==> design/flow/config.mk <==
export PLATFORM = sky130hd
export DESIGN_NAME = calculator
export DESIGN_NICKNAME = calculator
export VERILOG_FILES = /design/flow/design.v
export SDC_FILE = /design/flow/constraint.sdc
export NUM_CORES = 4
export LEC_CHECK = 0
export CAP_MARGIN = 20
export CORE_ASPECT_RATIO = 1.09
export CORE_MARGIN = 2
export CORE_UTILIZATION = 72
export CTS_CLUSTER_DIAMETER = 42
export CTS_CLUSTER_SIZE = 50
export HOLD_SLACK_MARGIN = -0.09
export MAX_ROUTING_LAYER = met4
export MIN_ROUTING_LAYER = met1
export PLACE_DENSITY_LB_ADDON = 0.01
export SETUP_SLACK_MARGIN = 1.73
export SLEW_MARGIN = 20
export TNS_END_PERCENT = 40
==> design/flow/constraint.sdc <==
create_clock -name core_clock -period 7.13 [get_ports {clk}]
set_input_delay 1.4260 -clock core_clock [delete_from_list [all_inputs] [get_ports {clk}]]
set_output_delay 1.4260 -clock core_clock [all_outputs]
set_load 0.01 [all_outputs]
==> design/flow/design.v <==
module calculator(
	input newkey,
	input [4:0] keycode,
	input clk,
	input rst,
	output reg [19:0] x,
	output reg led							 
	);
	localparam PLUS = 1'd0;					 
	localparam TIMES = 1'd1;				 
	localparam CLEAR20 = 20'd0;				 
	localparam CLEAR2 = 2'd0;				 
	localparam CLEAR1 = 1'd0;				 
	reg [19:0] y;
	reg op;
	reg [19:0] nextX;
	reg [19:0] nextY;
	reg nextOp;
	reg nextLED;
	reg [2:0] select;
	wire [19:0] sum;
	wire [19:0] product;
	wire [19:0] result;
	wire [19:0] ovp;						 
	wire ovs;								 
	always @ (posedge clk)
		begin
			if (rst)
				begin
					x <= CLEAR20;
					y <= CLEAR20;
					op <= CLEAR1;
					led <= CLEAR1;
				end
			else
				begin
					x <= nextX;
					y <= nextY;
					op <= nextOp;
					led <= nextLED;
				end
		end
  always @ (select, x, y, op, led, result, ovp, ovs, keycode)
		case(select)
			3'd0:						 
				begin
              		nextX = x;
					nextY = y;
					nextOp = op;
					nextLED = led;
				end
			3'd1:						 
				begin
              		nextX = CLEAR20;
					nextY = x;
					nextOp = PLUS;
					nextLED = CLEAR1;
				end
			3'd2:						 
				begin
              		nextX = CLEAR20;
					nextY = x;
					nextOp = TIMES;
					nextLED = CLEAR1;
				end
			3'd3:						 
				begin
              		nextX = result;
					nextY = y;
					nextOp = op;
					nextLED = op ? (ovp != 0) : ovs;
				end	
			3'd4:						 
				begin
              		nextX = CLEAR20;
					nextY = CLEAR20;
					nextOp = CLEAR1;				 
					nextLED = CLEAR1;
				end
			3'd7:						 
				begin
              		nextX = {x[15:0],keycode[3:0]};	 
					nextY = y;
					nextOp = op;
					nextLED = CLEAR1;
				end
			default:					 
				begin
              		nextX = x;
					nextY = y;
					nextOp = op;
					nextLED = led;
				end
		endcase
	always @ (newkey, keycode)
		begin
			if(!newkey)	select <= 3'd0;				 
			else if(keycode[4]) select <= 3'd7;		 
			else select <= keycode[2:0];			 
		end
	assign result = op ? product : sum;				 
	assign {ovp, product} = x * y;					 
	assign {ovs, sum} = x + y;						 
endmodule	
==> design/flow/run.sh <==
#!/bin/bash
# the make line also repeats each setting of config.mk as NAME=value (left out here)
make -C /OpenROAD-flow-scripts/flow DESIGN_CONFIG=/design/flow/config.mk WORK_HOME=/design/flow/orfs CLKGATE_MAP_FILE= finish
==> results of run 1 <==
cell type report:
| cell class | count | area [µm²] | area share, % |
|---|---|---|---|
| Inverter | 326 | 1220 | 6.56 |
| Clock buffer | 5 | 125 | 0.671 |
| Tap cell | 295 | 369 | 1.98 |
| Multi-Input combinational cell | 1391 | 14400 | 76.9 |
| Timing Repair Buffer | 193 | 1600 | 8.57 |
| Sequential cell | 42 | 923 | 4.95 |
| Clock inverter | 3 | 63.8 | 0.342 |
| Antenna cell | 1 | 2.50 | 0.0134 |
per-stage QoR:
stage | TNS, ns | setup WS [ns] | area (µm²)
5_1_grt | 0 | 0.0199 | 18700
3_3_place_gp | 0 | 0.140 | 17300
2_1_floorplan | 0 | 0.505 | 16500
3_5_place_dp | -0.0202 | -0.0202 | 17300
4_1_cts | 0 | 0.370 | 18200
6_report | 0 | 0.186 | 18700
timing repair:
item,CTS,global route
pin swaps,50,59
gates resized,91,62
buffers inserted,53,26
hold buffers,0,0
endpoints found under the setup margin,16,16
per-layer routing:
metal,routed length [µm],up-vias
met2,25500,1147
met4,4470,0
met1,18100,7275
met3,6410,412
met5,0,-
li1,-,6121
==> summary.txt, run 1 <==
status: complete, no violations
Seq power: 300 µW
worst slew pin tran: 1.15 ns
Fmax: 0.144 GHz
total power: 1540 µW
Cell Type Count: 81
height of the chip: 161 µm
CTS tree: done
IO buf count: 28
Mapped Area: 0.0163 mm²
Critical R2R Capture: led$_SDFFE_PP0P_
Sw Ratio: 46.2%
Synth area leader: fa_1
Cell Chain, Critical Path: buf_6, buf_4, buf_4, nand2_1, fa_1, fa_1, fa_1, fa_1, fa_2, fa_1, fa_1, inv_1, ha_4, and4_1, o21ai_0, nor2b_2, a211o_2, a31oi_4, buf_6, a311o_1, o211ai_1, nor4_4, a21oi_1
Final Hold Vio Count: 0
Clk pin slew, worst setup/hold paths: 0.08 ns
number of enable flip-flop cells: 0
capture point of the worst path: led$_SDFFE_PP0P_
P_clk: 325 µW
Iter 0 DRT Violations: 1,741
CP bufs+invs: 5
Hold Crit Start: y[13]$_SDFFE_PP0P_
clk buf depth: 2
simple share: 18.1%
Synth Net Count: 2,370
Post-synth mux share: 0.628%
Cell area leaders: fa_1, ha_1, and2_1
tool warnings: 29
remaining antenna violation count: 0
top post-synthesis cells by count: inv_1, fa_1, nand2_1
met3 Use GR: 9.29%
hold path cells: 1
pin count of the biggest net entering global routing: 34
vias in the first global route: 15,300
worst r2r src: x[8]$_SDFFE_PP0P_
TritonCTS Buffers: 5
Syn. warnings: 1
num rows: 57
first-pass GRT wire length: 80,500 µm
GRT Resource Usage Total: 45.1%
Post-Place Cells: 2,168
Area Overhead vs Synth: 14.1%
met2 Use GR: 72.3%
ao+oa area frac: 11.5%
critical-path maximum fanout: 5
sequential share of power: 19.5%
Relative slew margins: 22.7%
crit end category: register
initial antenna violation count: 0
Endpoint, Worst Hold: y[13]$_SDFFE_PP0P_
core region area: 0.0223 mm²
XOR/XNOR Area Share: 2.09%
routing usage on met1: 53.6%
area share of the largest cell type after synthesis: 39.3%
Post-Synthesis Cells: 1,871
RSZ-0062 raised after global routing: yes
Avg WL per Cell: 24.1 µm
largest stage delay on the critical path: 0.64 ns
worst vdd ir: 0.105 mV
Placer Congestion: 1.02
H-tree depth: 2
startpoint types: register
final critical-path required period: 6.94 ns
adder share: 52.3%
Final setup viols: 0
worst skew pair latency: 0.32 ns
Seq/Total Area, Yosys: 5.14%
Die X: 148 µm
Yosys Instances: 1,871
reg2reg setup slack: 0.19 ns
root buf cell: clkbuf_16
Synth async-reset ratio: 0%
slowest CP cell: fa_2
Syn Area/Cell: 8.74 µm²
busiest metal layer after global routing: met2
cell family with most CP delay: adder cells
comb pwr: 913 µW
DR vias/cell: 6.63
nets@finish: 2,458
required time worst endpoint: 7.33 ns
DRC: 0
GR Overflow Total: 0
P_leak: 0.00858 µW
Clock power frac: 21.1%
Pwr Density: 82.4 mW/mm²
IO Pins: 29
Yosys Chip Area: 0.0163 mm²
hold slack: 0.597 ns
Final Skew: 0.0113 ns
critical path depth: 23
Synth Flop Type: dfxtp_1
Switch Pwr: 710 µW
# clock sinks: 42
internal power: 827 µW
ys flops: 42
Comb power frac: 59.4%
WL final: 54,400 µm
Biggest consumer: combinational cells
full die area: 0.0239 mm²
count leader, synth: inv_1
number of fill cells in the layout: 1,266
Worst Setup SP: x[8]$_SDFFE_PP0P_
drt pass-1 iters: 12
most used cell along the critical path: fa_1
final period utilization: 97.4%
CP Class: register to register
Hold WC Path Type: register to register
FP Core Util: 73.2%
Slew Viols, Final: 0
Top logic family: adder cells
Final Instance Count excl. Fillers: 2,256
Max Cap Viol: 0
via count: 15,000
cell depth of the worst flop-to-flop path: 23
fin util: 83.6%
critical path arrival: 7.15 ns
DP Wirelength: 38,800 µm
==> run 2: changes to the inputs <==
CAP_MARGIN = 0   (was 20)
CTS_CLUSTER_DIAMETER = 311   (was 42)
SETUP_SLACK_MARGIN = -0.31   (was 1.73)
clock period = 5.83 ns   (was 7.13 ns; I/O delays follow)
==> run 2 against run 1 <==
  * Now fails the layout checks on negative setup slack
  * Clock-buffer cell count is 2 higher
  * Register-to-register slack got worse by 1.2 ns
  * Die size stayed put
  * Critical endpoint unchanged
  * Largest cell class unchanged
  * Largest power group unchanged
==> summary.txt, run 2 <==
comb pwr: 1160 µW
simple share: 18.1%
status: failed layout checks
capture point of the worst path: led$_SDFFE_PP0P_
Die X: 148 µm
adder share: 52.3%
root buf cell: clkbuf_16
DRC: 0
Post-Synthesis Cells: 1,871
Yosys Chip Area: 0.0163 mm²
Pwr Density: 96.0 mW/mm²
Sw Ratio: 45.2%
ys flops: 42
height of the chip: 161 µm
CP Class: register to register
setup ws final: -1.05 ns
nets@finish: 2,567
Avg WL per Cell: 22.5 µm
# clock sinks: 42
remaining antenna violation count: 0
Post-synth mux share: 0.628%
Worst Setup SP: y[4]$_SDFFE_PP0P_
Synth area leader: fa_1
critical path arrival: 7.07 ns
CTS Hold Buffers Added: 0
Iter 0 DRT Violations: 1,558
hold slack: 0.635 ns
Biggest consumer: combinational cells
pin count of the biggest net entering global routing: 34
num rows: 57
ANT cells: 0
critical path depth: 25
Comb power frac: 62.7%
TritonCTS Buffers: 5
Post-Place Cells: 2,346
CTS tree: done
Seq/Total Area, Yosys: 5.14%
Switch Pwr: 837 µW
count leader, synth: inv_1
drt pass-1 iters: 7
Hold WC Path Type: register to register
Blocking Checks: negative setup slack
GRT Resource Usage Total: 46.1%
Clk pin slew, worst setup/hold paths: 0.07 ns
internal power: 1010 µW
hold path cells: 1
DP Wirelength: 41,300 µm
most used cell along the critical path: fa_1
Cell area leaders: fa_1, ha_1, and2_1
worst r2r src: y[4]$_SDFFE_PP0P_
startpoint types: register
WL final: 53,100 µm
clk buf depth: 2
initial antenna violation count: 0
worst slew pin tran: 0.997 ns
RSZ-0062 raised after global routing: yes
ao+oa area frac: 11.5%
Critical R2R Capture: led$_SDFFE_PP0P_
worst vdd ir: 0.133 mV
Clock power frac: 18.4%
Seq power: 350 µW
Syn Area/Cell: 8.74 µm²
DR vias/cell: 6.37
worst skew pair latency: 0.30 ns
cell family with most CP delay: adder cells
Final Hold Vio Count: 0
Mapped Area: 0.0163 mm²
tool warnings: 29
Hold Crit Start: y[2]$_SDFFE_PP0P_
area share of the largest cell type after synthesis: 39.3%
total power: 1850 µW
CP bufs+invs: 7
first-pass GRT wire length: 83,000 µm
XOR/XNOR Area Share: 2.09%
final critical-path required period: 6.88 ns
Area Overhead vs Synth: 18.0%
reg2reg setup slack: -1.05 ns
Endpoint, Worst Hold: y[2]$_SDFFE_PP0P_
GR Overflow Total: 0
top post-synthesis cells by count: inv_1, fa_1, nand2_1
IO Pins: 29
number of enable flip-flop cells: 0
Placer Congestion: 0.987
H-tree depth: 2
largest stage delay on the critical path: 0.56 ns
Relative slew margins: 33.3%
Max Cap Viol: 0
Yosys Instances: 1,871
vias in the first global route: 16,200
Final Instance Count excl. Fillers: 2,364
P_clk: 340 µW
IO buf count: 28
sequential share of power: 18.9%
Synth Net Count: 2,370
core region area: 0.0223 mm²
FP Core Util: 73.2%
Synth Flop Type: dfxtp_1
final period utilization: 118%
Syn. warnings: 1
Fmax: 0.145 GHz
cell depth of the worst flop-to-flop path: 25
Cell Type Count: 81
P_leak: 0.00911 µW
critical-path maximum fanout: 8
required time worst endpoint: 6.01 ns
Final setup viols: 10
full die area: 0.0239 mm²
Synth async-reset ratio: 0%
slowest CP cell: fa_1
Slew Viols, Final: 0
via count: 15,000
Top logic family: adder cells
Final Skew: 0.00945 ns
crit end category: register
==> run 2: metrics by stage <==
stage	TNS [ns]	setup WS, ns	cell area [µm²]	utilization, %
final	-4.40	-1.05	19300	86.4
after global routing	-6.29	-1.20	19300	86.4
after CTS	-3.01	-0.854	19100	85.5
after detailed placement	-4.63	-1.17	18600	83.5
after global placement	-3.37	-0.969	18600	83.5
after floorplan	-1.08	-0.819	16400	-
==> run 2: cell type report <==
cell class,count,area (µm²)
tap,295,369
timing repair buffer,302,2480
clock inverter,1,30.0
clock buffer,7,133
inverter,326,1220
multi-input combinational,1391,14100
fill,1194,3040
sequential,42,896
==> run 2: what timing repair did <==
item                       4_1_cts  5_1_grt
buffers inserted                 4        7
gates cloned                     0        0
setup endpoints to repair        7        9
pin swaps                       30       28
resized                         74       35
==> run 2: routing by layer <==
metal  GRT usage, %  part of all wire (%)
met1           53.6                    34
met2           75.2                    48
met3           8.64                    10
met4           26.8                   8.6
met5              -                     0
==> run 3: changes to the inputs <==
CAP_MARGIN = 20   (was 0)
clock period = 6.23 ns   (was 5.83 ns; I/O delays follow)
==> run 3 against run 2 <==
  * The layout still fails its checks (negative setup slack)
  * Fmax shrank 0.36%
  * First-iteration DRC count grew 17%
  * Combinational power shrank 5%
  * Worst setup slack gained 0.38 ns
  * Critical path type unchanged
  * Critical endpoint unchanged
  * Largest power group unchanged
==> summary.txt, run 3 <==
CP bufs+invs: 7
Final setup viols: 7
Relative slew margins: 32.6%
critical-path maximum fanout: 6
area share of the largest cell type after synthesis: 39.3%
Post-synth mux share: 0.628%
Endpoint, Worst Hold: y[7]$_SDFFE_PP0P_
P_leak: 0.00915 µW
Comb gate area: 0.0141 mm²
Synth Net Count: 2,370
RSZ-0062 raised after global routing: yes
Area Overhead vs Synth: 17.6%
Cell area leaders: fa_1, ha_1, and2_1
worst vdd ir: 0.0971 mV
XOR/XNOR Area Share: 2.09%
worst r2r src: y[3]$_SDFFE_PP0P_
Switch Pwr: 797 µW
critical path depth: 25
Critical R2R Capture: led$_SDFFE_PP0P_
hold path cells: 1
Die X: 148 µm
final critical-path required period: 6.91 ns
root buf cell: clkbuf_16
Top logic family: adder cells
cell family with most CP delay: adder cells
Post-Place Cells: 2,351
highest metal used: met4
critical path arrival: 7.09 ns
met3 routed WL: 6180 µm
core region area: 0.0223 mm²
Final Instance Count excl. Fillers: 2,370
IO buf count: 28
via count: 15,300
capture point of the worst path: led$_SDFFE_PP0P_
Final Hold Vio Count: 0
Iter 0 DRT Violations: 1,820
CTS Hold Buffers Added: 0
Yosys Chip Area: 0.0163 mm²
GRT Resource Usage Total: 47.6%
GR Overflow Total: 0
Metal-1 WL: 17,900 µm
DRC: 0
Seq/Total Area, Yosys: 5.14%
cell depth of the worst flop-to-flop path: 25
initial antenna violation count: 0
ao+oa area frac: 11.5%
internal power: 953 µW
Slew Viols, Final: 0
pin count of the biggest net entering global routing: 34
drt pass-1 iters: 12
Avg WL per Cell: 23.3 µm
setup ws final: -0.677 ns
Hold Crit Start: y[7]$_SDFFE_PP0P_
Pwr Density: 91.1 mW/mm²
Final Skew: 0.0102 ns
Max Cap Viol: 0
final period utilization: 111%
crit end category: register
top post-synthesis cells by count: inv_1, fa_1, nand2_1
Biggest consumer: combinational cells
ANT cells: 0
vias in the first global route: 16,300
Mapped Area: 0.0163 mm²
Synth async-reset ratio: 0%
Cell Type Count: 81
Comb power frac: 62.6%
Synth area leader: fa_1
count leader, synth: inv_1
worst slew pin tran: 1.01 ns
first-pass GRT wire length: 84,400 µm
required time worst endpoint: 6.42 ns
clk buf depth: 2
startpoint types: register
Fmax: 0.145 GHz
number of enable flip-flop cells: 0
dpl ws: -0.691 ns
num rows: 57
Clk pin slew, worst setup/hold paths: 0.07 ns
reg2reg setup slack: -0.68 ns
Synth Flop Type: dfxtp_1
height of the chip: 161 µm
full die area: 0.0239 mm²
nets@finish: 2,574
P_clk: 328 µW
number of fill cells in the layout: 1,166
adder share: 52.3%
worst skew pair latency: 0.30 ns
fin util: 86.1%
WL final: 55,100 µm
comb pwr: 1100 µW
remaining antenna violation count: 0
Yosys Instances: 1,871
Sw Ratio: 45.5%
TritonCTS Buffers: 5
register area: 888 µm²
simple share: 18.1%
Seq power: 327 µW
Blocking Checks: negative setup slack
IO Pins: 29
most used cell along the critical path: fa_1
largest stage delay on the critical path: 0.60 ns
H-tree depth: 2
Clock power frac: 18.7%
Placer Congestion: 1.01
Post-Synthesis Cells: 1,871
ys flops: 42
# clock sinks: 42
status: failed layout checks
CP Class: register to register
Worst Setup SP: y[3]$_SDFFE_PP0P_
Syn Area/Cell: 8.74 µm²
tool warnings: 29
DR vias/cell: 6.47
slowest CP cell: fa_1
Hold WC Path Type: register to register
CTS tree: done
sequential share of power: 18.7%
Syn. warnings: 1
wire length on met2: 25,900 µm
DP Wirelength: 42,300 µm
FP Core Util: 73.2%
==> run 3: per-layer routing <==
metal / vias up / GRT usage (%)
met5: - / -
met4: 0 / 30.8
met3: 493 / 13.2
met2: 1159 / 75.2
met1: 7325 / 53.1
li1: 6354 / -
==> run 3: cell type report <==
class                   count  area share [%]
clock buffers               6           0.723
clock inverters             1           0.156
inverters                 326            6.37
multi-input cells        1391            73.2
flip-flops and latches     42            4.62
well taps                 295            1.92
repair buffers            309            13.0
==> run 3: what timing repair did <==
| action | CTS | global route |
|---|---|---|
| buffers inserted | 6 | 8 |
| pin swaps | 26 | 44 |
| gates resized | 38 | 51 |
| endpoints found under the setup margin | 1 | 6 |
==> run 3: stage by stage <==
| step | TNS [ns] | power (µW) | instance area [µm²] | hold slack, ns |
|---|---|---|---|---|
| 5_1_grt | -2.65 | 1820 | 19200 | 0.640 |
| 4_1_cts | -1.08 | 1660 | 19000 | 0.616 |
| 2_1_floorplan | -0.419 | 874 | 16400 | 0.521 |
| 6_report | -1.55 | 1750 | 19200 | 0.635 |
| 3_5_place_dp | -1.23 | 1310 | 18700 | 0.658 |
| 3_3_place_gp | -0.819 | 1270 | 18700 | 0.658 |
==> run 4: changes to the inputs <==
CORE_ASPECT_RATIO = 1.42   (was 1.09)
CTS_CLUSTER_DIAMETER = 28   (was 311)
CTS_CLUSTER_SIZE = default   (was 50)
SETUP_SLACK_MARGIN = 1.97   (was -0.31)
SLEW_MARGIN = 15   (was 20)
clock period = 6.97 ns   (was 6.23 ns; I/O delays follow)
==> run 4 against run 3 <==
  * Largest cell class unchanged
  * Flip-flop count unchanged
  * Sequential share of layout area is 0.32 points higher
  * Critical path depth decreased by 2
  * The layout still fails its checks (negative setup slack)
  * Sequential power decreased by 6%
  * Register-to-register slack improved by 0.47 ns
==> summary.txt, run 4 <==
required time worst endpoint: 7.17 ns
worst skew pair latency: 0.32 ns
Mapped Area: 0.0163 mm²
ao+oa area frac: 11.5%
largest stage delay on the critical path: 0.86 ns
Sw Ratio: 49.1%
critical-path maximum fanout: 6
GRT Resource Usage Total: 53.1%
worst vdd ir: 0.112 mV
Cell Chain, Critical Path: buf_6, and2_1, fa_1, inv_1, fa_2, fa_1, fa_2, inv_2, fa_2, fa_1, inv_2, fa_1, inv_2, ha_4, nand3_2, or4b_4, and3b_1, a21oi_2, mux2i_1, a211oi_1, or4_4, nor4_2, a21oi_1
register area: 926 µm²
Post-Synthesis Cells: 1,871
drt pass-1 iters: 19
P_clk: 278 µW
Post-synth mux share: 0.628%
Top logic family: adder cells
Comb gate area: 0.0144 mm²
via count: 15,700
routing usage on met1: 53.5%
total power: 1570 µW
Fmax: 0.139 GHz
XOR/XNOR Area Share: 2.09%
internal power: 801 µW
top post-synthesis cells by count: inv_1, fa_1, nand2_1
# clock sinks: 42
nets@finish: 2,445
Max Cap Viol: 0
most used cell along the critical path: fa_1
Final Skew: 0.0197 ns
tool warnings: 30
Syn. warnings: 1
final critical-path required period: 7.17 ns
final period utilization: 103%
Iter 0 DRT Violations: 2,431
vias in the first global route: 16,200
first-pass GRT wire length: 90,000 µm
Placer Congestion: 1.01
P_leak: 0.00851 µW
area share of the largest cell type after synthesis: 39.3%
number of fill cells in the layout: 1,202
startpoint types: register
crit end category: register
WL final: 62,100 µm
Syn Area/Cell: 8.74 µm²
Final Hold Vio Count: 0
clk buf depth: 2
Blocking Checks: negative setup slack
Endpoint, Worst Hold: y[10]$_SDFFE_PP0P_
IO Pins: 29
Cell area leaders: fa_1, ha_1, and2_1
worst slew pin tran: 1.15 ns
capture point of the worst path: led$_SDFFE_PP0P_
num rows: 65
setup ws final: -0.204 ns
count leader, synth: inv_1
hold slack: 0.648 ns
status: failed layout checks
Comb power frac: 62.7%
placed inst area: 0.0177 mm²
Yosys Instances: 1,871
height of the chip: 184 µm
GR Overflow Total: 0
Final setup viols: 1
Yosys Chip Area: 0.0163 mm²
Clk pin slew, worst setup/hold paths: 0.09 ns
Seq/Total Area, Yosys: 5.14%
Synth async-reset ratio: 0%
Pwr Density: 84.1 mW/mm²
remaining antenna violation count: 0
Seq power: 309 µW
CTS Hold Buffers Added: 0
ys flops: 42
cell depth of the worst flop-to-flop path: 23
Synth Net Count: 2,370
DR vias/cell: 6.94
worst r2r src: x[9]$_SDFFE_PP0P_
simple share: 18.1%
FP Core Util: 73.3%
CTS tree: done
Hold WC Path Type: register to register
root buf cell: clkbuf_16
critical path depth: 23
IO buf count: 28
cell family with most CP delay: adder cells
Area Overhead vs Synth: 14.6%
critical path arrival: 7.37 ns
initial antenna violation count: 10
met3 Use GR: 26.4%
Relative slew margins: 23.0%
adder share: 52.3%
pin count of the biggest net entering global routing: 34
Avg WL per Cell: 27.5 µm
met2 Use GR: 78.1%
RSZ-0062 raised after global routing: yes
Critical R2R Capture: led$_SDFFE_PP0P_
CP Class: register to register
final instance area: 0.0187 mm²
busiest metal layer after global routing: met2
reg2reg setup slack: -0.20 ns
CP bufs+invs: 5
sequential share of power: 19.7%
hold path cells: 1
Slew Viols, Final: 0
Synth area leader: fa_1
Clock power frac: 17.7%
full die area: 0.0239 mm²
comb pwr: 987 µW
H-tree depth: 2
slowest CP cell: fa_1
Biggest consumer: combinational cells
DP Wirelength: 40,800 µm
TritonCTS Buffers: 5
Die X: 130 µm
DRC: 0
number of enable flip-flop cells: 0
Worst Setup SP: x[9]$_SDFFE_PP0P_
Synth Flop Type: dfxtp_1
Hold Crit Start: y[10]$_SDFFE_PP0P_
Cell Type Count: 81
Switch Pwr: 774 µW
core region area: 0.0223 mm²
run 4: what timing repair did:
action	4_1_cts	5_1_grt
setup buffers	24	7
pin swaps	45	47
resized	101	83
setup endpoints to repair	16	16
gates cloned	1	0
run 4: final cells by class:
class                           instances  share of cell area (%)
Multi-Input combinational cell       1391                    76.8
Timing Repair Buffer                  180                    8.75
Inverter                              326                    6.55
Sequential cell                        42                    4.94
Tap cell                              301                    2.01
Clock buffer                            7                   0.761
Antenna cell                           13                   0.174
Clock inverter                          1                  0.0468
run 4: routing by layer:
layer	vias to the layer above	wire, µm
li1	6112	-
met1	7376	18000
met2	1524	27200
met3	687	9430
met4	0	7480
met5	-	0
run 4: through the flow:
stage	std cells	setup slack, ns	util (%)	TNS, ns
floorplan	1871	0.345	-	0
global placement	2208	0.171	79.2	0
detailed placement	2208	-0.0269	79.2	-0.0269
CTS	2241	0.211	82.4	0
global route	2259	-0.343	84.0	-0.343
finish	2261	-0.204	84.1	-0.204
==> run 5: changes to the inputs <==
ABC_AREA = 0   (was default)
CELL_PAD_IN_SITES_GLOBAL_PLACEMENT = 0   (was default)
CORE_ASPECT_RATIO = default   (was 1.42)
CORE_UTILIZATION = 55   (was 72)
CTS_CLUSTER_DIAMETER = default   (was 28)
GPL_TIMING_DRIVEN = 0   (was default)
HOLD_SLACK_MARGIN = default   (was -0.09)
MAX_ROUTING_LAYER = default   (was met4)
MIN_ROUTING_LAYER = default   (was met1)
PLACE_DENSITY = 0.46   (was default)
PLACE_DENSITY_LB_ADDON = default   (was 0.01)
SETUP_SLACK_MARGIN = 0.82   (was 1.97)
SLEW_MARGIN = 20   (was 15)
TNS_END_PERCENT = 50   (was 40)
clock period = 11.4 ns   (was 6.97 ns; I/O delays follow)
==> run 5 against run 4 <==
  * Die size increased by 30%
  * Final area decreased by 7.9%
  * Sequential power decreased by 43%
  * Largest cell class unchanged
  * The run now finishes clean
  * Combinational power decreased by 51%
  * Cell count increased by 1.5%
  * Non-clock buffer count decreased by 43
  * Clock-buffer cell count decreased by 2
  * Critical endpoint unchanged
==> summary.txt, run 5 <==
status: complete, no violations
DP Wirelength: 43,200 µm
H-tree depth: 2
Switch Pwr: 404 µW
RSZ-0062 raised after global routing: no
IO buf count: 25
Post-Synthesis Cells: 1,871
Yosys Chip Area: 0.0163 mm²
Synth Net Count: 2,370
hold path cells: 1
count leader, synth: inv_1
Comb power frac: 58.4%
CTS Hold Buffers Added: 0
nets@finish: 2,402
Slew Viols, Final: 0
number of enable flip-flop cells: 0
critical path depth: 24
crit end category: register
simple share: 18.1%
first-pass GRT wire length: 82,300 µm
Cell Chain, Critical Path: clkbuf_1, and2_1, fa_1, inv_1, fa_1, fa_1, fa_1, inv_1, fa_1, fa_1, inv_1, fa_1, inv_1, ha_1, clkbuf_1, nand3_1, or4b_1, and3b_1, a21oi_1, mux2i_1, a211oi_1, or4_4, nor4_2, a21oi_1
CTS tree: done
initial antenna violation count: 1
largest stage delay on the critical path: 0.80 ns
Final Skew: 0.00704 ns
startpoint types: register
area share of the largest cell type after synthesis: 39.3%
required time worst endpoint: 11.54 ns
IO Pins: 29
DR vias/cell: 5.91
worst vdd ir: 0.0587 mV
fin util: 58.5%
most used cell along the critical path: fa_1
Endpoint, Worst Hold: y[13]$_SDFFE_PP0P_
ys flops: 42
FP Core Util: 55.4%
Avg WL per Cell: 22.9 µm
Placer Congestion: 0.971
# clock sinks: 42
final period utilization: 76.4%
worst r2r src: x[5]$_SDFFE_PP0P_
Die X: 176 µm
cell depth of the worst flop-to-flop path: 24
WL final: 52,600 µm
Syn. warnings: 1
slowest CP cell: clkbuf_1
GR Overflow Total: 0
tool warnings: 28
vias in the first global route: 13,900
Iter 0 DRT Violations: 1,100
Hold Crit Start: y[13]$_SDFFE_PP0P_
Area Overhead vs Synth: 5.57%
Max Cap Viol: 0
GRT Resource Usage Total: 35.5%
top post-synthesis cells by count: inv_1, fa_1, nand2_1
cell family with most CP delay: adder cells
Final Hold Vio Count: 0
adder share: 52.3%
Syn Area/Cell: 8.74 µm²
full die area: 0.0311 mm²
height of the chip: 176 µm
Final setup viols: 0
Clk pin slew, worst setup/hold paths: 0.07 ns
Yosys Instances: 1,871
Cell Type Count: 81
Post-synth mux share: 0.628%
num rows: 63
critical-path maximum fanout: 10
critical path arrival: 8.85 ns
Seq/Total Area, Yosys: 5.14%
DRC: 0
P_leak: 0.00777 µW
comb pwr: 486 µW
sequential share of power: 21.0%
Clock power frac: 20.6%
CP bufs+invs: 6
CP Class: register to register
remaining antenna violation count: 0
Resized cells post-CTS: 0
capture point of the worst path: led$_SDFFE_PP0P_
P_clk: 171 µW
final critical-path required period: 8.71 ns
Biggest consumer: combinational cells
Worst Setup SP: x[5]$_SDFFE_PP0P_
Relative slew margins: 29.6%
Hold WC Path Type: register to register
Fmax: 0.115 GHz
Synth Flop Type: dfxtp_1
worst skew pair latency: 0.29 ns
Critical R2R Capture: led$_SDFFE_PP0P_
Synth async-reset ratio: 0%
XOR/XNOR Area Share: 2.09%
pin count of the biggest net entering global routing: 15
Post-Place Cells: 2,286
ao+oa area frac: 11.5%
worst slew pin tran: 1.06 ns
Final Instance Count excl. Fillers: 2,295
core region area: 0.0295 mm²
clk buf depth: 2
reg2reg setup slack: 2.69 ns
Sum Neg Setup Slack: 0 ns
Pwr Density: 48.2 mW/mm²
Synth area leader: fa_1
Post-CTS Setup Repair Bufs: 0
via count: 13,600
internal power: 428 µW
root buf cell: clkbuf_16
total power: 831 µW
Sw Ratio: 48.6%
drt pass-1 iters: 6
Seq power: 175 µW
Top logic family: adder cells
Mapped Area: 0.0163 mm²
TritonCTS Buffers: 5
Cell area leaders: fa_1, ha_1, and2_1
-- run 5: per-layer routing --
layer / vias to the layer above / share of wire [%] / global-route usage, %
met5: - / 0 / 0
met4: 0 / 2.5 / 8.02
met3: 67 / 7.8 / 4.78
met2: 569 / 45 / 55.8
met1: 6921 / 45 / 52.2
li1: 6009 / - / -
-- run 5: metrics by stage --
step,worst slack [ns],hold slack (ns),instance area [µm²]
3_5_place_dp,2.93,0.557,17100
6_report,2.69,0.579,17300
2_1_floorplan,4.50,0.535,16300
5_1_grt,2.58,0.589,17300
3_3_place_gp,2.89,0.547,17100
4_1_cts,2.89,0.572,17300
-- run 5: area by class of cell --
| type | instances | area [µm²] |
|---|---|---|
| plain buffers | 112 | 443 |
| clock buffers | 5 | 125 |
| inverters | 326 | 1220 |
| well taps | 390 | 488 |
| clock inverters | 3 | 43.8 |
| flip-flops and latches | 42 | 841 |
| repair buffers | 25 | 250 |
| diodes | 1 | 2.50 |
| multi-input cells | 1391 | 13800 |
| fillers | 2745 | 12200 |
==> run 6: changes to the inputs <==
CELL_PAD_IN_SITES_DETAIL_PLACEMENT = 2   (was default)
CELL_PAD_IN_SITES_GLOBAL_PLACEMENT = 1   (was 0)
CORE_ASPECT_RATIO = 0.8   (was default)
CORE_MARGIN = 10   (was 2)
CORE_UTILIZATION = 45   (was 55)
GPL_TIMING_DRIVEN = default   (was 0)
HOLD_SLACK_MARGIN = 0.29   (was default)
MAX_ROUTING_LAYER = met5   (was default)
MIN_ROUTING_LAYER = met1   (was default)
PLACE_DENSITY = 0.94   (was 0.46)
SETUP_SLACK_MARGIN = 0.54   (was 0.82)
SLEW_MARGIN = 25   (was 20)
TNS_END_PERCENT = default   (was 50)
clock period = 5.32 ns   (was 11.4 ns; I/O delays follow)
==> run 6 against run 5 <==
  * The flow now stops in 3_5_place_dp
  * Synthesized area did not move
  * Die size rose by 43%
  * Synthesized cell count did not move
==> summary.txt, run 6 <==
Die X: 233 µm
adder share: 52.3%
area share of the largest cell type after synthesis: 39.3%
top post-synthesis cells by count: inv_1, fa_1, nand2_1
Post-Synthesis Cells: 1,871
Yosys Chip Area: 0.0163 mm²
number of enable flip-flop cells: 0
status: stopped before the end
Top logic family: adder cells
Cell Type Count: 81
Err: [ERROR DPL-0033] detailed placement checks failed during check placement.
stage where the run ended: 3_5_place_dp
core region area: 0.0358 mm²
height of the chip: 190 µm
FP Core Util: 45.6%
Synth Net Count: 2,370
Mapped Area: 0.0163 mm²
IO buf count: 28
Placer Congestion: 1.03
Synth area leader: fa_1
IO Pins: 29
count leader, synth: inv_1
XOR/XNOR Area Share: 2.09%
Cell area leaders: fa_1, ha_1, and2_1
num rows: 62
Post-synth mux share: 0.628%
Seq/Total Area, Yosys: 5.14%
Synth Flop Type: dfxtp_1
Synth async-reset ratio: 0%
ys flops: 42
Yosys Instances: 1,871
full die area: 0.0444 mm²
Syn. warnings: 1
simple share: 18.1%
Syn Area/Cell: 8.74 µm²
ao+oa area frac: 11.5%
-- run 6: stage by stage --
stage	cell area [µm²]	hold slack [ns]
global placement	19100	0.585
floorplan	16700	0.521
==> run 7: changes to the inputs <==
ABC_AREA = default   (was 0)
CELL_PAD_IN_SITES_DETAIL_PLACEMENT = default   (was 2)
CELL_PAD_IN_SITES_GLOBAL_PLACEMENT = default   (was 1)
CORE_ASPECT_RATIO = default   (was 0.8)
CORE_MARGIN = 2   (was 10)
CORE_UTILIZATION = 72   (was 45)
HOLD_SLACK_MARGIN = default   (was 0.29)
MAX_ROUTING_LAYER = default   (was met5)
MIN_ROUTING_LAYER = default   (was met1)
PLACE_DENSITY = default   (was 0.94)
PLACE_DENSITY_LB_ADDON = 0.01   (was default)
SETUP_SLACK_MARGIN = 1.9   (was 0.54)
SLEW_MARGIN = 20   (was 25)
TNS_END_PERCENT = 5   (was default)
clock period = 6.49 ns   (was 5.32 ns; I/O delays follow)
==> run 7 against run 6 <==
  * Synthesized area unchanged
  * The layout now fails its checks (negative setup slack)
  * Die size decreased by 46%
  * Synthesized cell count unchanged
==> summary.txt, run 7 <==
Final Skew: 0.0138 ns
hold path cells: 1
RSZ-0062 raised after global routing: yes
Syn Area/Cell: 8.74 µm²
top post-synthesis cells by count: inv_1, fa_1, nand2_1
# clock sinks: 42
slowest CP cell: fa_1
Endpoint, Worst Hold: y[8]$_SDFFE_PP0P_
nets@finish: 2,540
largest stage delay on the critical path: 0.91 ns
Fmax: 0.127 GHz
ys flops: 42
Comb power frac: 61.3%
worst slew pin tran: 1.23 ns
status: failed layout checks
height of the chip: 155 µm
Synth Flop Type: dfxtp_1
startpoint types: register
GRT Resource Usage Total: 48.0%
IO buf count: 28
Final setup viols: 7
setup ws final: -1.37 ns
Top logic family: adder cells
area share of the largest cell type after synthesis: 39.3%
tool warnings: 29
Cell Chain, Critical Path: buf_4, nand2_1, fa_1, fa_1, fa_1, fa_1, fa_1, fa_2, fa_1, inv_1, ha_1, buf_4, and4_1, o21ai_0, nor2b_1, a211o_2, nand3_1, o21ai_0, or4_4, nor4_2, a21oi_1
internal power: 949 µW
final period utilization: 121%
full die area: 0.0239 mm²
FP Core Util: 72.9%
Blocking Checks: negative setup slack
capture point of the worst path: led$_SDFFE_PP0P_
Yosys Chip Area: 0.0163 mm²
comb pwr: 1090 µW
Clk pin slew, worst setup/hold paths: 0.08 ns
Syn. warnings: 1
Critical R2R Capture: led$_SDFFE_PP0P_
core region area: 0.0224 mm²
CP bufs+invs: 3
Relative slew margins: 17.6%
Die X: 155 µm
root buf cell: clkbuf_16
GR Overflow Total: 0
cell family with most CP delay: adder cells
CP Class: register to register
number of enable flip-flop cells: 0
worst vdd ir: 0.117 mV
DR vias/cell: 6.88
first-pass GRT wire length: 87,900 µm
cell depth of the worst flop-to-flop path: 21
Post-Synthesis Cells: 1,871
Slew Viols, Final: 0
Biggest consumer: combinational cells
Seq power: 324 µW
drt pass-1 iters: 22
critical-path maximum fanout: 7
critical path depth: 21
Final Hold Vio Count: 0
H-tree depth: 2
clk buf depth: 2
WL final: 63,400 µm
Clock power frac: 20.6%
remaining antenna violation count: 0
final instance area: 0.0192 mm²
Max Cap Viol: 0
critical path arrival: 8.07 ns
Synth Net Count: 2,370
P_clk: 368 µW
CTS Hold Buffers Added: 0
Worst Setup SP: x[7]$_SDFFE_PP0P_
Mapped Area: 0.0163 mm²
count leader, synth: inv_1
Synth async-reset ratio: 0%
adder share: 52.3%
simple share: 18.1%
total power: 1780 µW
Avg WL per Cell: 27.2 µm
XOR/XNOR Area Share: 2.09%
CTS tree: done
sequential share of power: 18.1%
Cell Type Count: 81
worst skew pair latency: 0.31 ns
Yosys Instances: 1,871
Placer Congestion: 0.974
P_leak: 0.00900 µW
most used cell along the critical path: fa_1
required time worst endpoint: 6.69 ns
via count: 16,000
final critical-path required period: 7.86 ns
initial antenna violation count: 6
Cell area leaders: fa_1, ha_1, and2_1
DRC: 0
pin count of the biggest net entering global routing: 35
Hold Crit Start: y[8]$_SDFFE_PP0P_
Area Overhead vs Synth: 17.8%
worst r2r src: x[7]$_SDFFE_PP0P_
Seq/Total Area, Yosys: 5.14%
DP Wirelength: 43,200 µm
Post-synth mux share: 0.628%
Hold WC Path Type: register to register
Sw Ratio: 46.8%
Iter 0 DRT Violations: 2,319
TritonCTS Buffers: 5
Synth area leader: fa_1
ao+oa area frac: 11.5%
IO Pins: 29
reg2reg setup slack: -1.37 ns
Pwr Density: 92.7 mW/mm²
placed inst area: 0.0185 mm²
Switch Pwr: 836 µW
vias in the first global route: 16,700
crit end category: register
num rows: 55
-- run 7: layout make-up --
cell class	count	area, µm²
repair buffers	275	2260
clock buffers	5	125
inverters	326	1220
flip-flops and latches	42	900
multi-input cells	1391	14300
diodes	5	12.5
fillers	1132	3190
well taps	285	357
clock inverters	3	68.8
-- run 7: repair_timing --
action                     in CTS  in global routing
gates cloned                    0                  0
setup endpoints to repair      16                 16
pin swaps                      61                 40
gates resized                  81                 51
setup buffers                   2                  0
-- run 7: metrics by stage --
stage	setup slack [ns]	cells	hold slack, ns	TNS [ns]	utilization (%)
2_1_floorplan	-0.159	1871	0.521	-0.159	-
3_3_place_gp	-0.285	2317	0.671	-0.285	82.3
3_5_place_dp	-0.420	2317	0.673	-0.561	82.3
4_1_cts	-0.279	2327	0.626	-0.279	84.8
5_1_grt	-1.42	2328	0.649	-3.66	85.8
6_report	-1.37	2332	0.633	-3.19	85.8
-- run 7: layer usage --
metal,GRT usage [%],vias to the layer above,routed length (µm)
li1,-,6290,-
met1,54.7,7576,19500
met2,78.1,1483,27400
met3,13.3,668,9310
met4,35.1,16,6720
met5,0,-,417
==> run 8: changes to the inputs <==
ABC_AREA = 1   (was default)
CORE_ASPECT_RATIO = 1.42   (was default)
CTS_CLUSTER_DIAMETER = 361   (was default)
CTS_CLUSTER_SIZE = 75   (was default)
GPL_ROUTABILITY_DRIVEN = 0   (was default)
HOLD_SLACK_MARGIN = 0.12   (was default)
MAX_ROUTING_LAYER = met4   (was default)
MIN_ROUTING_LAYER = met1   (was default)
SETUP_SLACK_MARGIN = -0.32   (was 1.9)
SLEW_MARGIN = 15   (was 20)
clock period = 11.4 ns   (was 6.49 ns; I/O delays follow)
==> run 8 against run 7 <==
  * The run now finishes clean
  * Clock power is 59% lower
  * Sequential share of layout area hardly changed
  * Cell count is 18% higher
  * Non-clock buffer count is 222 lower
  * Via count is 1.9% lower
  * Die size is 6.0% higher
  * Critical path type unchanged
  * Critical endpoint unchanged
  * Largest cell class unchanged
  * Highest routed layer is now met4
==> summary.txt, run 8 <==
status: complete, no violations
full die area: 0.0254 mm²
Worst Setup SP: y[3]$_SDFFE_PP0P_
Yosys Instances: 2,472
TritonCTS Buffers: 5
nets@finish: 2,934
Synth area leader: fa_1
Yosys Chip Area: 0.0173 mm²
internal power: 432 µW
capture point of the worst path: led$_SDFFE_PP0P_
Fmax: 0.141 GHz
Synth async-reset ratio: 0%
Max Cap Viol: 0
critical-path maximum fanout: 21
simple share: 22.4%
Cell area leaders: fa_1, nand2_1, inv_1
number of fill cells in the layout: 1,918
IO Pins: 29
Comb power frac: 59.7%
CP bufs+invs: 7
Pwr Density: 50.5 mW/mm²
GR Overflow Total: 0
Syn. warnings: 1
Final Skew: 0.0118 ns
Final setup viols: 0
CTS Hold Buffers Added: 0
Seq/Total Area, Yosys: 4.85%
pin count of the biggest net entering global routing: 27
Hold WC Path Type: register to register
comb pwr: 542 µW
IO buf count: 28
DRC: 0
Mapped Area: 0.0173 mm²
Hold Crit Start: led$_SDFFE_PP0P_
worst slew pin tran: 1.23 ns
Clock power frac: 16.5%
DR vias/cell: 5.73
Syn Area/Cell: 7.02 µm²
Die X: 134 µm
via count: 15,700
area share of the largest cell type after synthesis: 37.1%
total power: 907 µW
worst r2r src: y[3]$_SDFFE_PP0P_
Resized cells post-CTS: 0
clk buf depth: 2
CTS tree: done
Post-Synthesis Cells: 2,472
Slew Viols, Final: 0
final critical-path required period: 7.09 ns
reg2reg setup slack: 4.31 ns
P_clk: 150 µW
required time worst endpoint: 11.57 ns
drt pass-1 iters: 7
top post-synthesis cells by count: nand2_1, inv_1, fa_1
DP Wirelength: 40,800 µm
WL final: 51,300 µm
final period utilization: 62.2%
# clock sinks: 42
critical path depth: 30
critical path arrival: 7.26 ns
Sum Neg Setup Slack: 0 ns
sequential share of power: 23.7%
worst vdd ir: 0.0623 mV
ao+oa area frac: 5.34%
setup ws final: 4.31 ns
GRT Resource Usage Total: 43.3%
H-tree depth: 2
P_leak: 0.0104 µW
ANT cells: 0
first-pass GRT wire length: 82,700 µm
register area: 841 µm²
Biggest consumer: combinational cells
cell family with most CP delay: adder cells
number of enable flip-flop cells: 0
Synth Net Count: 2,971
XOR/XNOR Area Share: 1.11%
worst skew pair latency: 0.30 ns
tool warnings: 26
Critical R2R Capture: led$_SDFFE_PP0P_
Post-synth mux share: 0%
most used cell along the critical path: nand2_1
num rows: 67
core region area: 0.0236 mm²
initial antenna violation count: 0
Endpoint, Worst Hold: led$_SDFFE_PP0P_
cell depth of the worst flop-to-flop path: 30
vias in the first global route: 16,500
remaining antenna violation count: 0
hold path cells: 2
dpl ws: 4.41 ns
Cell Type Count: 49
Avg WL per Cell: 18.7 µm
Area Overhead vs Synth: 3.60%
Post-CTS Setup Repair Bufs: 0
Switch Pwr: 475 µW
crit end category: register
adder share: 49.3%
CP Class: register to register
slowest CP cell: dfxtp_1
Iter 0 DRT Violations: 1,473
Synth Flop Type: dfxtp_1
Sw Ratio: 52.4%
count leader, synth: nand2_1
Final Hold Vio Count: 0
root buf cell: clkbuf_16
Relative slew margins: 18.1%
FP Core Util: 73.4%
RSZ-0062 raised after global routing: no
largest stage delay on the critical path: 1.10 ns
startpoint types: register
Comb gate area: 0.0135 mm²
Top logic family: adder cells
Seq power: 215 µW
Clk pin slew, worst setup/hold paths: 0.07 ns
height of the chip: 189 µm
ys flops: 42
==> run 8: per-layer routing <==
layer	up-vias	GRT usage (%)	routed length, µm
met5	-	-	0
met4	0	28.1	4380
met3	334	6.37	4550
met2	944	72.3	24900
met1	7392	48.3	17500
li1	7064	-	-
==> run 8: area by class of cell <==
class                           count  share of cell area (%)
Clock inverter                      3                   0.118
Timing Repair Buffer               53                    2.65
Sequential cell                    42                    4.68
Clock buffer                        5                   0.696
Tap cell                          310                    2.16
Multi-Input combinational cell   1650                    75.4
Inverter                          683                    14.3
==> run 8: stage by stage <==
stage | hold WS, ns | instance area [µm²] | instances | util (%)
after floorplan | 0.487 | 17300 | 2472 | -
after global placement | 0.501 | 17800 | 2737 | 75.3
after detailed placement | 0.502 | 17800 | 2737 | 75.3
after CTS | 0.512 | 18000 | 2745 | 75.9
after global routing | 0.530 | 18000 | 2746 | 76.0
final | 0.515 | 18000 | 2746 | 76.0
==> run 9: changes to the inputs <==
ABC_AREA = default   (was 1)
CORE_MARGIN = 8   (was 2)
CORE_UTILIZATION = 36   (was 72)
CTS_CLUSTER_DIAMETER = 333   (was 361)
CTS_CLUSTER_SIZE = 98   (was 75)
GPL_ROUTABILITY_DRIVEN = default   (was 0)
PLACE_DENSITY_LB_ADDON = 0.0   (was 0.01)
SETUP_SLACK_MARGIN = 3.1   (was -0.32)
TNS_END_PERCENT = 40   (was 5)
clock period = 13.3 ns   (was 11.4 ns; I/O delays follow)
==> run 9 against run 8 <==
  * Global-route usage down 21 points
  * Wire length rose by 8.9%
  * Worst hold slack improved by 0.0092 ns
  * Core utilization shrank 37 points
  * Die size is 110% higher
  * Sequential power shrank 28%
  * Clock skew decreased by 0.0068 ns
  * Fmax shrank 8.1%
  * Combinational power shrank 25%
  * Register-to-register slack better by 1.3 ns
  * Synthesized cell count is 24% lower
  * Cell count shrank 12%
  * Critical endpoint unchanged
==> summary.txt, run 9 <==
status: complete, no violations
tool warnings: 26
DRC: 0
CTS Hold Buffers Added: 0
height of the chip: 270 µm
pin count of the biggest net entering global routing: 34
Seq power: 155 µW
hold slack: 0.524 ns
Endpoint, Worst Hold: x[4]$_SDFFE_PP0P_
CTS tree: done
Top logic family: adder cells
CP bufs+invs: 5
ao+oa area frac: 11.5%
Post-Place Cells: 2,403
adder share: 52.3%
WL final: 55,900 µm
Cell area leaders: fa_1, ha_1, and2_1
Post-CTS Setup Repair Bufs: 0
dpl ws: 5.59 ns
Yosys Chip Area: 0.0163 mm²
simple share: 18.1%
slowest CP cell: dfxtp_1
XOR/XNOR Area Share: 2.09%
Seq/Total Area, Yosys: 5.14%
Worst Setup SP: x[7]$_SDFFE_PP0P_
Clock power frac: 21.6%
Switch Pwr: 346 µW
Max Cap Viol: 0
clk buf depth: 2
final instance area: 0.0174 mm²
CP Class: register to register
# clock sinks: 42
Final setup viols: 0
Area Overhead vs Synth: 6.55%
area share of the largest cell type after synthesis: 39.3%
ys flops: 42
placed inst area: 0.0172 mm²
first-pass GRT wire length: 87,900 µm
Die X: 195 µm
Avg WL per Cell: 23.2 µm
cell family with most CP delay: adder cells
worst r2r src: x[7]$_SDFFE_PP0P_
initial antenna violation count: 0
required time worst endpoint: 13.49 ns
ANT cells: 0
Final Skew: 0.00501 ns
Synth Flop Type: dfxtp_1
drt pass-1 iters: 4
Syn Area/Cell: 8.74 µm²
final critical-path required period: 7.71 ns
internal power: 370 µW
Placer Congestion: 0.912
Cell Chain, Critical Path: buf_4, ha_1, fa_1, inv_1, fa_1, fa_1, inv_1, fa_1, fa_1, fa_1, inv_1, fa_1, inv_1, ha_1, nand3_1, or4b_1, and3b_1, a21oi_1, mux2i_1, a211oi_1, or4_4, nor4_2, a21oi_1
Syn. warnings: 1
worst slew pin tran: 1.12 ns
Resized cells post-CTS: 0
top post-synthesis cells by count: inv_1, fa_1, nand2_1
worst skew pair latency: 0.30 ns
cell depth of the worst flop-to-flop path: 23
critical path arrival: 7.90 ns
number of enable flip-flop cells: 0
full die area: 0.0526 mm²
Relative slew margins: 25.5%
comb pwr: 406 µW
Comb power frac: 56.7%
crit end category: register
Final Instance Count excl. Fillers: 2,411
reg2reg setup slack: 5.59 ns
Sw Ratio: 48.3%
root buf cell: clkbuf_16
capture point of the worst path: led$_SDFFE_PP0P_
Biggest consumer: combinational cells
P_leak: 0.00788 µW
Slew Viols, Final: 0
Critical R2R Capture: led$_SDFFE_PP0P_
critical path depth: 23
FP Core Util: 36.2%
sequential share of power: 21.7%
Synth async-reset ratio: 0%
Post-Synthesis Cells: 1,871
num rows: 93
Clk pin slew, worst setup/hold paths: 0.08 ns
RSZ-0062 raised after global routing: no
core region area: 0.0451 mm²
remaining antenna violation count: 0
most used cell along the critical path: fa_1
H-tree depth: 2
Synth area leader: fa_1
Pwr Density: 41.1 mW/mm²
P_clk: 155 µW
via count: 13,000
Hold Crit Start: x[4]$_SDFFE_PP0P_
TritonCTS Buffers: 5
Mapped Area: 0.0163 mm²
Fmax: 0.130 GHz
GRT Resource Usage Total: 22.3%
Final Hold Vio Count: 0
vias in the first global route: 14,400
GR Overflow Total: 0
startpoint types: register
count leader, synth: inv_1
final period utilization: 58.0%
setup ws final: 5.59 ns
Cell Type Count: 81
hold path cells: 2
worst vdd ir: 0.0464 mV
IO Pins: 29
Synth Net Count: 2,370
critical-path maximum fanout: 20
DP Wirelength: 45,000 µm
Iter 0 DRT Violations: 591
Hold WC Path Type: register to register
Post-synth mux share: 0.628%
IO buf count: 28
nets@finish: 2,339
DR vias/cell: 5.37
largest stage delay on the critical path: 0.54 ns
Yosys Instances: 1,871
Sum Neg Setup Slack: 0 ns
## run 9: layer usage
layer  share of wire (%)  GRT usage (%)  routed length (µm)
met1                  40           25.9               22400
met2                  55           42.1               30700
met3                 2.9           1.27                1650
met4                 2.1           4.42                1190
met5                   0              -                   0
## run 9: cell type report
cell class | count | area, µm²
clock buffers | 5 | 125
well taps | 570 | 713
inverters | 326 | 1220
clock inverters | 3 | 43.8
multi-input cells | 1391 | 13800
repair buffers | 74 | 626
flip-flops and latches | 42 | 841
fillers | 4678 | 27700
## run 9: through the flow
step           total power, µW  utilization [%]
6_report                   716             38.6
5_1_grt                    768             38.6
4_1_cts                    725             38.6
3_5_place_dp               567             38.2
3_3_place_gp               568             38.2
2_1_floorplan              407                -
==> run 10: changes to the inputs <==
CORE_ASPECT_RATIO = default   (was 1.42)
CORE_MARGIN = 3   (was 8)
CORE_UTILIZATION = 40   (was 36)
CTS_CLUSTER_DIAMETER = default   (was 333)
CTS_CLUSTER_SIZE = default   (was 98)
HOLD_SLACK_MARGIN = default   (was 0.12)
MAX_ROUTING_LAYER = default   (was met4)
MIN_ROUTING_LAYER = default   (was met1)
PLACE_DENSITY_LB_ADDON = default   (was 0.0)
SETUP_SLACK_MARGIN = 0.31   (was 3.1)
SLEW_MARGIN = 20   (was 15)
TNS_END_PERCENT = default   (was 40)
clock period = 10.0 ns   (was 13.3 ns; I/O delays follow)
==> run 10 against run 9 <==
  * Synthesized area did not move
  * Critical endpoint unchanged
  * Highest routed layer unchanged
  * Largest power group unchanged
  * Cell count fell by 2.4%
  * Critical path depth fell by 1
  * Still clean
==> summary.txt, run 10 <==
status: complete, no violations
H-tree depth: 2
CP Class: register to register
Pwr Density: 54.6 mW/mm²
Relative slew margins: 22.9%
sequential share of power: 24.0%
comb pwr: 511 µW
Endpoint, Worst Hold: y[11]$_SDFFE_PP0P_
FP Core Util: 40.9%
ANT cells: 0
hold path cells: 1
Post-CTS Setup Repair Bufs: 0
final critical-path required period: 7.82 ns
DP Wirelength: 39,300 µm
worst slew pin tran: 1.16 ns
WL final: 49,600 µm
DR vias/cell: 5.56
Clk pin slew, worst setup/hold paths: 0.08 ns
CTS tree: done
via count: 13,100
nets@finish: 2,325
Fmax: 0.128 GHz
Cell Chain, Critical Path: and2_1, fa_1, fa_1, inv_1, fa_1, inv_1, fa_1, fa_1, fa_1, inv_1, fa_1, inv_1, ha_1, nand3_1, or4b_1, and3b_1, a21oi_1, mux2i_1, a211oi_1, or4_4, nor4_2, a21oi_1
GR Overflow Total: 0
# clock sinks: 42
Sum Neg Setup Slack: 0 ns
total power: 941 µW
Final Hold Vio Count: 0
Resized cells post-CTS: 0
IO buf count: 28
Worst Setup SP: x[11]$_SDFFE_PP0P_
initial antenna violation count: 0
Die X: 208 µm
remaining antenna violation count: 0
count leader, synth: inv_1
Mapped Area: 0.0163 mm²
P_leak: 0.00780 µW
cell family with most CP delay: adder cells
Synth Net Count: 2,370
Seq/Total Area, Yosys: 5.14%
Cell Type Count: 81
Yosys Instances: 1,871
Post-synth mux share: 0.628%
drt pass-1 iters: 5
num rows: 73
Clock power frac: 21.7%
adder share: 52.3%
Critical R2R Capture: led$_SDFFE_PP0P_
most used cell along the critical path: fa_1
GRT Resource Usage Total: 23.2%
RSZ-0062 raised after global routing: no
simple share: 18.1%
Syn. warnings: 1
cell depth of the worst flop-to-flop path: 22
Sw Ratio: 48.0%
core region area: 0.0400 mm²
IO Pins: 29
critical path arrival: 8.02 ns
CP bufs+invs: 4
Biggest consumer: combinational cells
Placer Congestion: 0.879
Switch Pwr: 452 µW
number of enable flip-flop cells: 0
CTS Hold Buffers Added: 0
final period utilization: 78.2%
reg2reg setup slack: 2.18 ns
capture point of the worst path: led$_SDFFE_PP0P_
Hold Crit Start: y[11]$_SDFFE_PP0P_
height of the chip: 208 µm
critical path depth: 22
Cell area leaders: fa_1, ha_1, and2_1
ys flops: 42
Avg WL per Cell: 21.1 µm
area share of the largest cell type after synthesis: 39.3%
Synth area leader: fa_1
full die area: 0.0433 mm²
placed inst area: 0.0171 mm²
Final setup viols: 0
setup ws final: 2.18 ns
clk buf depth: 2
Top logic family: adder cells
TritonCTS Buffers: 5
top post-synthesis cells by count: inv_1, fa_1, nand2_1
Syn Area/Cell: 8.74 µm²
Seq power: 226 µW
crit end category: register
P_clk: 204 µW
pin count of the biggest net entering global routing: 34
internal power: 489 µW
Area Overhead vs Synth: 5.54%
largest stage delay on the critical path: 1.09 ns
tool warnings: 26
root buf cell: clkbuf_16
ao+oa area frac: 11.5%
Synth async-reset ratio: 0%
Hold WC Path Type: register to register
worst r2r src: x[11]$_SDFFE_PP0P_
vias in the first global route: 14,100
worst vdd ir: 0.0597 mV
Iter 0 DRT Violations: 905
Yosys Chip Area: 0.0163 mm²
XOR/XNOR Area Share: 2.09%
Max Cap Viol: 0
Final Skew: 0.0123 ns
slowest CP cell: dfxtp_1
DRC: 0
fin util: 43.1%
final instance area: 0.0173 mm²
Post-Synthesis Cells: 1,871
startpoint types: register
critical-path maximum fanout: 24
Synth Flop Type: dfxtp_1
dpl ws: 2.23 ns
worst skew pair latency: 0.31 ns
Comb power frac: 54.3%
first-pass GRT wire length: 79,400 µm
required time worst endpoint: 10.20 ns
Slew Viols, Final: 0
[run 10: cell type report]
type | instances | area [µm²]
fillers | 4046 | 22800
well taps | 525 | 657
multi-input cells | 1391 | 13800
flip-flops and latches | 42 | 842
clock buffers | 6 | 129
repair buffers | 60 | 520
clock inverters | 2 | 37.5
inverters | 326 | 1220
[run 10: per-stage QoR]
step | hold WS (ns) | instances
finish | 0.542 | 2352
global route | 0.554 | 2352
CTS | 0.542 | 2352
detailed placement | 0.527 | 2344
global placement | 0.519 | 2344
floorplan | 0.535 | 1871
[run 10: layer usage]
metal,GRT usage (%),part of all wire [%],vias up
met3,3.56,6.2,103
met5,0,0,-
met2,39.1,48,460
met4,7.56,3.5,0
li1,-,-,5856
met1,30.8,42,6648
==> run 11: changes to the inputs <==
CORE_ASPECT_RATIO = 1.42   (was default)
CORE_MARGIN = 2   (was 3)
CORE_UTILIZATION = 72   (was 40)
CTS_CLUSTER_DIAMETER = 42   (was default)
CTS_CLUSTER_SIZE = 49   (was default)
HOLD_SLACK_MARGIN = -0.09   (was default)
MAX_ROUTING_LAYER = met4   (was default)
MIN_ROUTING_LAYER = met1   (was default)
PLACE_DENSITY_LB_ADDON = 0.01   (was default)
SETUP_SLACK_MARGIN = 1.73   (was 0.31)
TNS_END_PERCENT = 40   (was default)
clock period = 6.09 ns   (was 10.0 ns; I/O delays follow)
==> run 11 against run 10 <==
  * The run now fails in 5_1_grt
  * Synthesized cell count unchanged
  * Synthesized area unchanged
  * Die size decreased by 45%
==> summary.txt, run 11 <==
TritonCTS Buffers: 5
dpl ws: -0.906 ns
Synth Flop Type: dfxtp_1
number of enable flip-flop cells: 0
full die area: 0.0239 mm²
Synth area leader: fa_1
Mapped Area: 0.0163 mm²
FP Core Util: 73.3%
ys flops: 42
Syn. warnings: 1
Syn Area/Cell: 8.74 µm²
Cell area leaders: fa_1, ha_1, and2_1
num rows: 65
CTS Hold Buffers Added: 0
ao+oa area frac: 11.5%
Post-synth mux share: 0.628%
Err: [ERROR GRT-0232] Routing congestion too high. Check the congestion heatmap in the GUI.
stage where the run ended: 5_1_grt
area share of the largest cell type after synthesis: 39.3%
IO Pins: 29
status: stopped before the end
GRT Resource Usage Total: 62.3%
Post-Place Cells: 2,342
height of the chip: 184 µm
clk buf depth: 2
H-tree depth: 2
Post-Synthesis Cells: 1,871
Seq/Total Area, Yosys: 5.14%
XOR/XNOR Area Share: 2.09%
Synth Net Count: 2,370
core region area: 0.0223 mm²
Cell Type Count: 81
DP Wirelength: 45,100 µm
Yosys Instances: 1,871
top post-synthesis cells by count: inv_1, fa_1, nand2_1
IO buf count: 28
adder share: 52.3%
root buf cell: clkbuf_16
Placer Congestion: 1.05
Die X: 130 µm
simple share: 18.1%
GR Overflow Total: 2
count leader, synth: inv_1
# clock sinks: 42
Top logic family: adder cells
Synth async-reset ratio: 0%
Yosys Chip Area: 0.0163 mm²
-- run 11: per-stage QoR --
| stage | hold slack, ns | area (µm²) |
|---|---|---|
| after floorplan | 0.521 | 16500 |
| after global placement | 0.584 | 18700 |
| after detailed placement | 0.589 | 18700 |
| after CTS | 0.607 | 19300 |
-- run 11: timing repair --
| item | CTS |
|---|---|
| resized | 95 |
| setup endpoints to repair | 16 |
| gates cloned | 0 |
| pin swaps | 34 |
| buffers inserted | 14 |
-- run 11: routing by layer --
metal | overflow | GRT usage [%]
met1 | 0 | 62.6
met2 | 1 | 83.7
met3 | 0 | 38.6
met4 | 1 | 53.1
met5 | - | -
==> run 12: changes to the inputs <==
CORE_ASPECT_RATIO = default   (was 1.42)
CTS_CLUSTER_DIAMETER = 29   (was 42)
CTS_CLUSTER_SIZE = default   (was 49)
HOLD_SLACK_MARGIN = default   (was -0.09)
MAX_ROUTING_LAYER = default   (was met4)
MIN_ROUTING_LAYER = default   (was met1)
PLACE_DENSITY = 0.39   (was default)
PLACE_DENSITY_LB_ADDON = default   (was 0.01)
SETUP_SLACK_MARGIN = 0.99   (was 1.73)
TNS_END_PERCENT = 100   (was 40)
clock period = 6.57 ns   (was 6.09 ns; I/O delays follow)
==> run 12 against run 11 <==
  * Die size barely moved
  * The run again fails in 5_1_grt
  * Synthesized area did not move
  * Synthesized cell count did not move
==> summary.txt, run 12 <==
Synth async-reset ratio: 0%
number of enable flip-flop cells: 0
root buf cell: clkbuf_16
num rows: 55
simple share: 18.1%
Cell area leaders: fa_1, ha_1, and2_1
H-tree depth: 2
Post-Synthesis Cells: 1,871
IO buf count: 28
FP Core Util: 72.9%
Die X: 155 µm
top post-synthesis cells by count: inv_1, fa_1, nand2_1
IO Pins: 29
Synth area leader: fa_1
Mapped Area: 0.0163 mm²
XOR/XNOR Area Share: 2.09%
adder share: 52.3%
Yosys Chip Area: 0.0163 mm²
count leader, synth: inv_1
core region area: 0.0224 mm²
TritonCTS Buffers: 5
area share of the largest cell type after synthesis: 39.3%
Post-synth mux share: 0.628%
Syn Area/Cell: 8.74 µm²
clk buf depth: 2
Top logic family: adder cells
ao+oa area frac: 11.5%
Cell Type Count: 81
Seq/Total Area, Yosys: 5.14%
height of the chip: 155 µm
ys flops: 42
Synth Flop Type: dfxtp_1
CTS Hold Buffers Added: 0
DP Wirelength: 43,800 µm
Yosys Instances: 1,871
full die area: 0.0239 mm²
Syn. warnings: 1
stage where the run ended: 5_1_grt
Placer Congestion: 1.02
# clock sinks: 42
status: stopped before the end
Synth Net Count: 2,370
run 12: timing repair:
| item | in CTS |
|---|---|
| setup buffers | 19 |
| gates resized | 154 |
| pin swaps | 69 |
| endpoints found under the setup margin | 14 |
run 12: metrics by stage:
step	instance area (µm²)	setup slack (ns)	cells	hold WS, ns
floorplan	16600	-0.0545	1871	0.521
global placement	18500	-0.190	2299	0.674
detailed placement	18500	-0.376	2299	0.746
CTS	19300	-0.138	2326	0.613
==> run 13: changes to the inputs <==
CAP_MARGIN = 15   (was 20)
CELL_PAD_IN_SITES_GLOBAL_PLACEMENT = 1   (was default)
CORE_MARGIN = 4   (was 2)
CORE_UTILIZATION = 56   (was 72)
CTS_CLUSTER_DIAMETER = default   (was 29)
GPL_ROUTABILITY_DRIVEN = 1   (was default)
HOLD_SLACK_MARGIN = 0.02   (was default)
PLACE_DENSITY = default   (was 0.39)
PLACE_DENSITY_LB_ADDON = 0.2   (was default)
SETUP_SLACK_MARGIN = default   (was 0.99)
TNS_END_PERCENT = 65   (was 100)
clock period = 10.3 ns   (was 6.57 ns; I/O delays follow)
==> run 13 against run 12 <==
  * The run now finishes clean
  * Die size is 34% higher
  * Synthesized area unchanged
  * Synthesized cell count is the same
==> summary.txt, run 13 <==
Comb power frac: 55.1%
num rows: 62
Post-synth mux share: 0.628%
Placer Congestion: 0.971
first-pass GRT wire length: 76,400 µm
area share of the largest cell type after synthesis: 39.3%
required time worst endpoint: 10.49 ns
nets@finish: 2,324
status: complete, no violations
slowest CP cell: dfxtp_1
most used cell along the critical path: fa_1
DP Wirelength: 37,400 µm
clk buf depth: 2
Sw Ratio: 48.5%
Iter 0 DRT Violations: 917
Area Overhead vs Synth: 4.27%
Synth Net Count: 2,370
Syn. warnings: 1
worst skew pair latency: 0.30 ns
IO Pins: 29
Top logic family: adder cells
tool warnings: 26
Avg WL per Cell: 21.3 µm
worst slew pin tran: 1.17 ns
largest stage delay on the critical path: 1.10 ns
vias in the first global route: 13,800
XOR/XNOR Area Share: 2.09%
sequential share of power: 25.6%
critical-path maximum fanout: 24
CTS Hold Buffers Added: 0
fin util: 59.2%
Worst Setup SP: x[8]$_SDFFE_PP0P_
Critical R2R Capture: led$_SDFFE_PP0P_
P_clk: 168 µW
Pwr Density: 51.0 mW/mm²
Resized cells post-CTS: 0
comb pwr: 478 µW
final critical-path required period: 7.83 ns
reg2reg setup slack: 2.47 ns
Comb gate area: 0.0138 mm²
Switch Pwr: 422 µW
Final Skew: 0.00518 ns
Endpoint, Worst Hold: x[0]$_SDFFE_PP0P_
Seq power: 222 µW
Post-Synthesis Cells: 1,871
TritonCTS Buffers: 5
pin count of the biggest net entering global routing: 35
H-tree depth: 2
Biggest consumer: combinational cells
Mapped Area: 0.0163 mm²
worst vdd ir: 0.0579 mV
Post-CTS Setup Repair Bufs: 0
internal power: 447 µW
register area: 842 µm²
simple share: 18.1%
total power: 869 µW
setup ws final: 2.47 ns
full die area: 0.0320 mm²
final period utilization: 76.0%
GRT Resource Usage Total: 30.9%
Post-Place Cells: 2,202
ao+oa area frac: 11.5%
drt pass-1 iters: 5
FP Core Util: 56.8%
ANT cells: 0
top post-synthesis cells by count: inv_1, fa_1, nand2_1
critical path arrival: 8.01 ns
Yosys Instances: 1,871
Syn Area/Cell: 8.74 µm²
Slew Viols, Final: 0
Synth async-reset ratio: 0%
number of fill cells in the layout: 2,645
CTS tree: done
count leader, synth: inv_1
via count: 13,100
Synth Flop Type: dfxtp_1
Clk pin slew, worst setup/hold paths: 0.07 ns
root buf cell: clkbuf_16
height of the chip: 179 µm
cell family with most CP delay: adder cells
ys flops: 42
initial antenna violation count: 0
Cell Type Count: 81
CP bufs+invs: 4
number of enable flip-flop cells: 0
Cell area leaders: fa_1, ha_1, and2_1
Synth area leader: fa_1
Max Cap Viol: 0
critical path depth: 22
RSZ-0062 raised after global routing: no
cell depth of the worst flop-to-flop path: 22
core region area: 0.0288 mm²
Hold Crit Start: x[0]$_SDFFE_PP0P_
capture point of the worst path: led$_SDFFE_PP0P_
Final setup viols: 0
worst r2r src: x[8]$_SDFFE_PP0P_
Cell Chain, Critical Path: and2_1, fa_1, inv_1, fa_1, fa_1, fa_1, inv_1, fa_1, fa_1, inv_1, fa_1, inv_1, ha_1, nand3_1, or4b_1, and3b_1, a21oi_1, mux2i_1, a211oi_1, or4_4, nor4_2, a21oi_1
Fmax: 0.128 GHz
IO buf count: 28
Final Instance Count excl. Fillers: 2,210
Sum Neg Setup Slack: 0 ns
startpoint types: register
GR Overflow Total: 0
# clock sinks: 42
WL final: 47,000 µm
CP Class: register to register
Relative slew margins: 22.0%
Clock power frac: 19.4%
DRC: 0
Yosys Chip Area: 0.0163 mm²
Hold WC Path Type: register to register
crit end category: register
hold path cells: 2
remaining antenna violation count: 0
DR vias/cell: 5.91
Die X: 179 µm
P_leak: 0.00778 µW
Final Hold Vio Count: 0
Seq/Total Area, Yosys: 5.14%
dpl ws: 2.50 ns
adder share: 52.3%
run 13: per-layer routing:
metal | wire length (µm) | part of all wire, % | up-vias | global-route usage [%]
met3 | 3220 | 6.8 | 102 | 4.72
li1 | - | - | 5844 | -
met2 | 22300 | 47 | 518 | 50.6
met4 | 1610 | 3.4 | 0 | 9.72
met5 | 0 | 0 | - | 0
met1 | 19900 | 42 | 6587 | 42.6
run 13: final cells by class:
cell class / count / area share, %
clock buffer: 6 / 0.756
clock inverter: 2 / 0.0808
inverter: 326 / 7.18
multi-input combinational: 1391 / 81.2
sequential: 42 / 4.94
tap: 384 / 2.82
timing repair buffer: 59 / 3.01
run 13: stage by stage:
step	hold slack [ns]	area (µm²)
2_1_floorplan	0.535	16300
3_3_place_gp	0.476	16900
3_5_place_dp	0.486	16900
4_1_cts	0.503	17000
5_1_grt	0.532	17000
6_report	0.500	17000
No activity file was given, so power comes from the tool's default toggle rates.
